==> inputs of v26 <==
## System
module System(
	clk,
	rst,
	mbed,
	select,
	GreenBlueServoOut,
	RedServoOut,
	BinRecycleServoOut,
	RedBlueServoOut,
	GreenOtherServoOut,
	dispenseBlueLED,
	dispenseComplete,
	dispenseGreenLED,
	dispenseRedLED,
	mainState,
	mbedOutput,
	results,
	sortBlueLED,
	sortComplete,
	sortGreenLED,
	sortRedLED
);
clock: 3.16 ns
lec_check: 0
abc_area: 1
cap_margin: 20
core_aspect_ratio: 0.5
core_margin: 2
core_utilization: 72
cts_cluster_diameter: 298
cts_cluster_size: 15
place_density_lb_addon: 0.21
setup_slack_margin: 0.95
slew_margin: 20
run.sh (not shown) runs the stock make flow with config.mk's settings and CLKGATE_MAP_FILE=.
==> v37: changes against v26 <==
ABC_AREA = unset   (was 1)
CORE_ASPECT_RATIO = unset   (was 0.5)
CTS_CLUSTER_DIAMETER = unset   (was 298)
CTS_CLUSTER_SIZE = 25   (was 15)
PLACE_DENSITY_LB_ADDON = 0.19   (was 0.21)
SETUP_SLACK_MARGIN = 0.76   (was 0.95)
==> qor summary <==
| quantity | v26 | v37 |
|---|---|---|
| Comb group | 0.000737 W | 0.000555 W |
| Final weighted congestion of routability-driven global placement | 0.884 | 0.899 |
| Average via count per standard cell | 5.65 | 5.90 |
| Final HPWL from detailed placement | 27800 microns | 24600 microns |
| Clock network power share | 36.2% | 47.0% |
| Layout Area Growth over Synthesis | 7.64% | 12.4% |
| Clock Latency Late Sink | 0.58 ns | 0.53 ns |
| Tap Count | 344 | 324 |
| Internal portion of total power | 0.00717 W | 0.00863 W |
| Crit path arrival time | 1.52 ns | 1.71 ns |
| Run status | no timing/DRC/antenna violations | no timing/DRC/antenna violations |
| Number of buffers inserted during clock tree synthesis | 30 | 40 |
| Mux cell area share | 0% | 4.20% |
| Largest incremental delay on the critical path | 0.55 ns | 0.65 ns |
| Maximum resistive drop on vdd | 0.511 mV | 0.635 mV |
| Post-synthesis share of cell area spent on and, or, nand and nor gates | 28.6% | 22.6% |
| Number of H-tree branching levels | 1 | 2 |

---

==> v4: inputs <==
Starting RTL as in the previous note.
==> flow/design.v (excerpt) <==
module System(
	clk,
	rst,
	mbed,
	select,
	GreenBlueServoOut,
	RedServoOut,
	BinRecycleServoOut,
	RedBlueServoOut,
	GreenOtherServoOut,
	dispenseBlueLED,
	dispenseComplete,
	dispenseGreenLED,
	dispenseRedLED,
	mainState,
	mbedOutput,
	results,
	sortBlueLED,
	sortComplete,
	sortGreenLED,
	sortRedLED
);
Settings: LEC_CHECK=0, CAP_MARGIN=20, CORE_ASPECT_RATIO=0.93, CORE_MARGIN=2, CORE_UTILIZATION=72, CTS_CLUSTER_DIAMETER=29, CTS_CLUSTER_SIZE=10, HOLD_SLACK_MARGIN=0.29, PLACE_DENSITY_LB_ADDON=0.17, SETUP_SLACK_MARGIN=0.92, SLEW_MARGIN=40; clock period 3.16 ns.
==> v28: changes against v4 <==
ABC_AREA = 1   (was unset)
CORE_ASPECT_RATIO = unset   (was 0.93)
CTS_CLUSTER_DIAMETER = unset   (was 29)
CTS_CLUSTER_SIZE = unset   (was 10)
HOLD_SLACK_MARGIN = unset   (was 0.29)
PLACE_DENSITY_LB_ADDON = unset   (was 0.17)
SETUP_SLACK_MARGIN = unset   (was 0.92)
SLEW_MARGIN = 20   (was 40)
==> flow/constraint.sdc (replaced) <==
create_clock -name core_clock -period 5.27 [get_ports {clk}]
set_input_delay 1.0540 -clock core_clock [delete_from_list [all_inputs] [get_ports {clk}]]
set_output_delay 1.0540 -clock core_clock [all_outputs]
set_load 0.01 [all_outputs]
==> v14: changes against v4 <==
CORE_ASPECT_RATIO = unset   (was 0.93)
CTS_CLUSTER_DIAMETER = unset   (was 29)
HOLD_SLACK_MARGIN = unset   (was 0.29)
PLACE_DENSITY_LB_ADDON = 0.19   (was 0.17)
SETUP_SLACK_MARGIN = 0.93   (was 0.92)
SLEW_MARGIN = 20   (was 40)
==> v18: changes against v4 <==
ABC_AREA = 0   (was unset)
CORE_ASPECT_RATIO = unset   (was 0.93)
CTS_CLUSTER_DIAMETER = 378   (was 29)
CTS_CLUSTER_SIZE = 11   (was 10)
PLACE_DENSITY_LB_ADDON = 0.12   (was 0.17)
SETUP_SLACK_MARGIN = 0.93   (was 0.92)
SLEW_MARGIN = 20   (was 40)
==> results <==
metric	v14	v28	v4	v18
Result of the run	complete, no violations	complete, no violations	complete, no violations	complete, no violations
TritonCTS Buffers	46	41	73	42
Hold_sp	rst	b2v_inst2.received	select[0]	b2v_inst2.received
Proportion of power drawn by flip-flops and latches	0.506	0.485	0.386	0.523
Met2 Track Usage GR	0.498	0.526	0.575	0.500
Yosys Chip Area	17600 um2	18600 um2	17600 um2	17600 um2
Measured slew at the worst slew-check pin	795 ps	930 ps	811 ps	747 ps
Number of placement rows	57	58	55	57
Worst ir drop on vdd	0.000458 V	0.000358 V	0.000724 V	0.000524 V
Worst Reg2Reg Path Length in Cells	6	5	7	6
Placed instance count	2308	2884	2296	2305
Count of instantiated cells in the yosys netlist	2009	2571	2009	2009
Drt initial violations	921	1440	1273	1087
Flop share of the area	0.410	0.391	0.384	0.411
Termination of the worst setup path	b2v_inst2.pause[5]	mbedOutput[0]	b2v_inst3.count[12]	mbedOutput[0]
DR vias/cell	5.98	5.61	6.16	5.97
Slowest stage cell on the critical path	or3b_1	clkdlybuf4s50_1	clkdlybuf4s50_1	mux2_2
Relative contribution of the clock network to total power	0.440	0.449	0.571	0.420
Required @ worst endpoint	3580 ps	4220 ps	3560 ps	2530 ps
Number of tap instances	324	330	313	324
Worst Setup SP	b2v_inst2.state[4]	select[0]	mbed[6]	select[0]
Worst hold path endpoint	b2v_RedBlueServo.RCServo_position[4]	b2v_inst2.results[0]	b2v_inst3.mbedInput_reg[5]	b2v_inst2.results[0]
Width of the die	160 um	165 um	166 um	160 um
Post-layout utilization of the core	0.811	0.810	0.865	0.809
Power Internal	8110 uW	5040 uW	10500 uW	7790 uW
Total track usage	0.290	0.293	0.328	0.284

---

==> v35 <==
System again, from the RTL that the note above started with.
Settings: LEC_CHECK=0, CAP_MARGIN=20, CELL_PAD_IN_SITES_GLOBAL_PLACEMENT=2, CORE_MARGIN=2, CORE_UTILIZATION=44, CTS_CLUSTER_DIAMETER=41, CTS_CLUSTER_SIZE=59, GPL_TIMING_DRIVEN=1, SETUP_SLACK_MARGIN=0.84, SLEW_MARGIN=10, TNS_END_PERCENT=20; clock period 5.91 ns.
==> inputs of v5, as changes to v35 <==
CELL_PAD_IN_SITES_GLOBAL_PLACEMENT = unset   (was 2)
CORE_UTILIZATION = 72   (was 44)
CTS_CLUSTER_DIAMETER = unset   (was 41)
CTS_CLUSTER_SIZE = 10   (was 59)
GPL_TIMING_DRIVEN = unset   (was 1)
HOLD_SLACK_MARGIN = 0.29   (was unset)
PLACE_DENSITY_LB_ADDON = 0.19   (was unset)
SETUP_SLACK_MARGIN = 0.93   (was 0.84)
SLEW_MARGIN = 5   (was 10)
TNS_END_PERCENT = unset   (was 20)
==> flow/constraint.sdc (replaced) <==
create_clock -name core_clock -period 3.16 [get_ports {clk}]
set_input_delay 0.6320 -clock core_clock [delete_from_list [all_inputs] [get_ports {clk}]]
set_output_delay 0.6320 -clock core_clock [all_outputs]
set_load 0.01 [all_outputs]
==> run summary <==
Met2 GRT Util: 29.4%
Met3 global-route usage: 4.44%
Layout Skew: 0.0191 ns
Worst Setup End Kind: output pin
Multi-input logic cell count: 1432
Sequential share of power: 39.1%
Main power group: clock
Slowest stage cell, crit path: clkdlybuf4s50_1
Status: complete, no violations
Core footprint: 39500 sq um
the above is filed under v35

==> run summary <==
Sequential share of power: 50.6%
Main power group: registers
Finished layout cell area: 19600 sq um
Met2 GRT Util: 49.8%
Met3 global-route usage: 4.49%
Layout Skew: 0.0115 ns
Slowest stage cell, crit path: or3b_1
Multi-input logic cell count: 1434
Status: complete, no violations
Core footprint: 24100 sq um
the above is filed under v5


---

==> inputs of run a <==
Starting RTL as in the previous note.
Settings: LEC_CHECK=0, ABC_AREA=1, CAP_MARGIN=0, CORE_ASPECT_RATIO=0.5, CORE_MARGIN=2, CORE_UTILIZATION=72, CTS_CLUSTER_DIAMETER=298, CTS_CLUSTER_SIZE=14, PLACE_DENSITY_LB_ADDON=0.19, SETUP_SLACK_MARGIN=0.95, SLEW_MARGIN=20; clock period 3.16 ns.
==> run b (differences from run a) <==
Settings changed: ABC_AREA 1 to default, CAP_MARGIN 0 to 20, CORE_ASPECT_RATIO 0.5 to 0.93, CTS_CLUSTER_DIAMETER 298 to default, CTS_CLUSTER_SIZE 14 to 10, HOLD_SLACK_MARGIN from default to 0.29, PLACE_DENSITY_LB_ADDON 0.19 to 0.17, SETUP_SLACK_MARGIN 0.95 to 0.92, SLEW_MARGIN 20 to 40.
==> summary of the runs <==
- Sequential power is about the same in run a and run b.
- Die size: run b is smaller than run a (about 6%).
- Of run a and run b, run b has the higher total power (gap about 6.5%, measured against run b).
- In run b the synthesized cell count is smaller than in run a, by about 22%.

---

==> inputs of job 193 <==
Starting RTL as in the previous note.
==> flow/config.mk <==
export PLATFORM = sky130hd
export DESIGN_NAME = System
export DESIGN_NICKNAME = System
export VERILOG_FILES = /design/flow/design.v
export SDC_FILE = /design/flow/constraint.sdc
export NUM_CORES = 4
export LEC_CHECK = 0
export ABC_AREA = 1
export CAP_MARGIN = 20
export CORE_MARGIN = 2
export CORE_UTILIZATION = 72
export SLEW_MARGIN = 20
==> flow/constraint.sdc <==
create_clock -name core_clock -period 12.1 [get_ports {clk}]
set_input_delay 2.4200 -clock core_clock [delete_from_list [all_inputs] [get_ports {clk}]]
set_output_delay 2.4200 -clock core_clock [all_outputs]
set_load 0.01 [all_outputs]
==> job 2140 (differences from job 193) <==
--- a/flow/config.mk
+++ b/flow/config.mk
@@ -5,8 +5,7 @@
 export SDC_FILE = /design/flow/constraint.sdc
 export NUM_CORES = 4
 export LEC_CHECK = 0
-export ABC_AREA = 1
 export CAP_MARGIN = 20
 export CORE_MARGIN = 2
-export CORE_UTILIZATION = 72
+export CORE_UTILIZATION = 40
 export SLEW_MARGIN = 20
==> flow/constraint.sdc (replaced) <==
create_clock -name core_clock -period 10.0 [get_ports {clk}]
set_input_delay 2.0000 -clock core_clock [delete_from_list [all_inputs] [get_ports {clk}]]
set_output_delay 2.0000 -clock core_clock [all_outputs]
set_load 0.01 [all_outputs]
==> flow_summary_export.csv <==
group,metric,value,unit
critical_path,cp_max_fo,19,
final_layout,stdcell_area,20600,um^2
power_and_ir_drop,pwr_density_cell,140,nW/um^2
outcome,outcome,"no timing/DRC/antenna violations",
timing,fin_ws,5.47,ns
die,die_h,165,um
final_layout,nNetsFinal,2676,
routing,vias,16630,
timing,slew_headroom,42.1,%
final_layout,multi_input_comb_cells,1754,
# the run above: job 193

==> flow_summary_export.csv <==
group,metric,value,unit
outcome,outcome,"no timing/DRC/antenna violations",
power_and_ir_drop,pwr_density_cell,175,nW/um^2
final_layout,area_growth,13.1,%
timing,slew_headroom,43.1,%
placement,gp_congestion,0.831,
timing,fin_ws,4.33,ns
die,rows,76,
final_layout,nNetsFinal,2094,
yosys,synth_cell_types,74,
critical_path,cp_max_fo,34,
die,die_h,213,um
final_layout,multi_input_comb_cells,1432,
final_layout,stdcell_area,19900,um^2
# the run above: job 2140

No activity file was given, so power comes from the tool's default toggle rates.
